==> run E: inputs <==
==> flow/design.v (excerpt) <==
module ftdi_bridge
#(
     parameter MODE             = "SYNC"
    ,parameter CLK_DIV          = 2
    ,parameter GP_OUTPUTS       = 32
    ,parameter GP_INPUTS        = 32
    ,parameter GPIO_ADDRESS     = 32'hf0000000
    ,parameter GP_IN_EVENT_MASK = 0
    ,parameter AXI_ID           = 0
)
(
     input           clk_i
    ,input           rst_i
    ,input           ftdi_rxf_i
    ,input           ftdi_txe_i
    ,input  [  7:0]  ftdi_data_in_i
    ,input           mem_awready_i
    ,input           mem_wready_i
    ,input           mem_bvalid_i
    ,input  [  1:0]  mem_bresp_i
    ,input  [  3:0]  mem_bid_i
    ,input           mem_arready_i
    ,input           mem_rvalid_i
    ,input  [ 31:0]  mem_rdata_i
    ,input  [  1:0]  mem_rresp_i
    ,input  [  3:0]  mem_rid_i
    ,input           mem_rlast_i
    ,input  [ 31:0]  gp_inputs_i
    ,output          ftdi_siwua_o
    ,output          ftdi_wrn_o
    ,output          ftdi_rdn_o
    ,output          ftdi_oen_o
    ,output [  7:0]  ftdi_data_out_o
    ,output          mem_awvalid_o
    ,output [ 31:0]  mem_awaddr_o
    ,output [  3:0]  mem_awid_o
    ,output [  7:0]  mem_awlen_o
    ,output [  1:0]  mem_awburst_o
    ,output          mem_wvalid_o
    ,output [ 31:0]  mem_wdata_o
    ,output [  3:0]  mem_wstrb_o
    ,output          mem_wlast_o
    ,output          mem_bready_o
    ,output          mem_arvalid_o
    ,output [ 31:0]  mem_araddr_o
    ,output [  3:0]  mem_arid_o
    ,output [  7:0]  mem_arlen_o
    ,output [  1:0]  mem_arburst_o
    ,output          mem_rready_o
    ,output [ 31:0]  gp_outputs_o
);
clock: 3.02 ns
lec_check: 0
cap_margin: 20
core_margin: 2
core_utilization: 70
cts_cluster_size: 57
setup_slack_margin: 0.86
slew_margin: 20
run.sh (not shown) runs the stock make flow with config.mk's settings and CLKGATE_MAP_FILE=.
==> run F: changes against run E <==
Settings changed: CAP_MARGIN 20 to 5, CELL_PAD_IN_SITES_DETAIL_PLACEMENT from default to 0, CELL_PAD_IN_SITES_GLOBAL_PLACEMENT from default to 1, CORE_MARGIN 2 to 5, CORE_UTILIZATION 70 to 20, CTS_CLUSTER_SIZE 57 to 95, MAX_ROUTING_LAYER from default to met5, PLACE_DENSITY_LB_ADDON from default to 0.08, SETUP_SLACK_MARGIN 0.86 to 1.31.
==> flow/constraint.sdc (replaced) <==
create_clock -name core_clock -period 4.69 [get_ports {clk_i}]
set_input_delay 0.9380 -clock core_clock [delete_from_list [all_inputs] [get_ports {clk_i}]]
set_output_delay 0.9380 -clock core_clock [all_outputs]
set_load 0.01 [all_outputs]
==> comparison <==
- Run E stopped in global routing (5_1_grt). Run F finished clean.
- The die area of run F is 3.5 times that of run E.
- In synthesized area, run E and run F do not differ.
- Synthesized cell count is the same in run F and run E.

==> run M <==
ftdi_bridge again, from the RTL that the note above started with.
clock: 1.83 ns
lec_check: 0
cap_margin: 5
cell_pad_in_sites_detail_placement: 0
cell_pad_in_sites_global_placement: 0
core_margin: 2
core_utilization: 72
cts_cluster_diameter: 94
cts_cluster_size: 95
max_routing_layer: met5
place_density_lb_addon: 0.18
setup_slack_margin: 0.17
slew_margin: 20
==> run A: changes against run M <==
- CAP_MARGIN: 5 -> 25
- CELL_PAD_IN_SITES_DETAIL_PLACEMENT: 0 -> not set
- CELL_PAD_IN_SITES_GLOBAL_PLACEMENT: 0 -> 3
- CORE_UTILIZATION: 72 -> 17
- CTS_CLUSTER_DIAMETER: 94 -> 340
- CTS_CLUSTER_SIZE: 95 -> not set
- MIN_ROUTING_LAYER: not set -> met1
- PLACE_DENSITY_LB_ADDON: 0.18 -> 0.0
- SETUP_SLACK_MARGIN: 0.17 -> -0.49
==> flow/constraint.sdc (replaced) <==
create_clock -name core_clock -period 5.85 [get_ports {clk_i}]
set_input_delay 1.1700 -clock core_clock [delete_from_list [all_inputs] [get_ports {clk_i}]]
set_output_delay 1.1700 -clock core_clock [all_outputs]
set_load 0.01 [all_outputs]
==> run D: changes against run M <==
- CELL_PAD_IN_SITES_GLOBAL_PLACEMENT: 0 -> 1
- CORE_UTILIZATION: 72 -> 60
- CTS_CLUSTER_DIAMETER: 94 -> not set
- PLACE_DENSITY_LB_ADDON: 0.18 -> 0.08
- SETUP_SLACK_MARGIN: 0.17 -> not set
==> flow/constraint.sdc (replaced) <==
create_clock -name core_clock -period 3.02 [get_ports {clk_i}]
set_input_delay 0.6040 -clock core_clock [delete_from_list [all_inputs] [get_ports {clk_i}]]
set_output_delay 0.6040 -clock core_clock [all_outputs]
set_load 0.01 [all_outputs]
==> results <==
Against run A, the maximum frequency of run D is larger by 39%.
Worst hold slack: run A is better than run D (0.18 ns).
Run A finished with timing, DRC and antenna clean. Run M failed in global routing. Run D finished with setup timing left.
Between run D and run A, the lower setup slack is in run D (gap 1.5 ns).
The first-iteration DRC count of run D is 2.6 times that of run A.
In run D the non-clock buffer count is higher than in run A, by 503.
The combinational power of run D is 2.5 times that of run A.
Synthesized cell count is the same in run M and run A.
==> figures <==
item	run D	run M	run A
Design Area, Final	67,500 µm²	-	65,500 µm²
# resized after CTS	332	573	0
Outcome	failed layout checks	did not finish	finished clean
Stage where the flow stopped	-	global routing	-
Violated checks	setup timing	-	-
Place WS	-1.11 ns	-2.13 ns	0.959 ns
Number of levels in the clock H-tree	3	2	4
WHS Path Cells	1	-	2
Invs w/o clock	44	-	44
Avg Vias per Cell	6.91	-	4.31
Highest achievable clock rate	0.291 GHz	-	0.209 GHz
Logic area	15,500 µm²	-	13,900 µm²
Clock Tree Buf Depth	3	3	4
Placeable core region	84,900 µm²	70,300 µm²	300,000 µm²
Tally of OpenROAD warnings	66	-	64
Number of combinational gates with multiple inputs	2,201	-	2,201
Cell Int Power	0.0422 W	-	0.0205 W
Layout Utilization	0.795	-	0.219
No activity file was given, so power comes from the tool's default toggle rates.
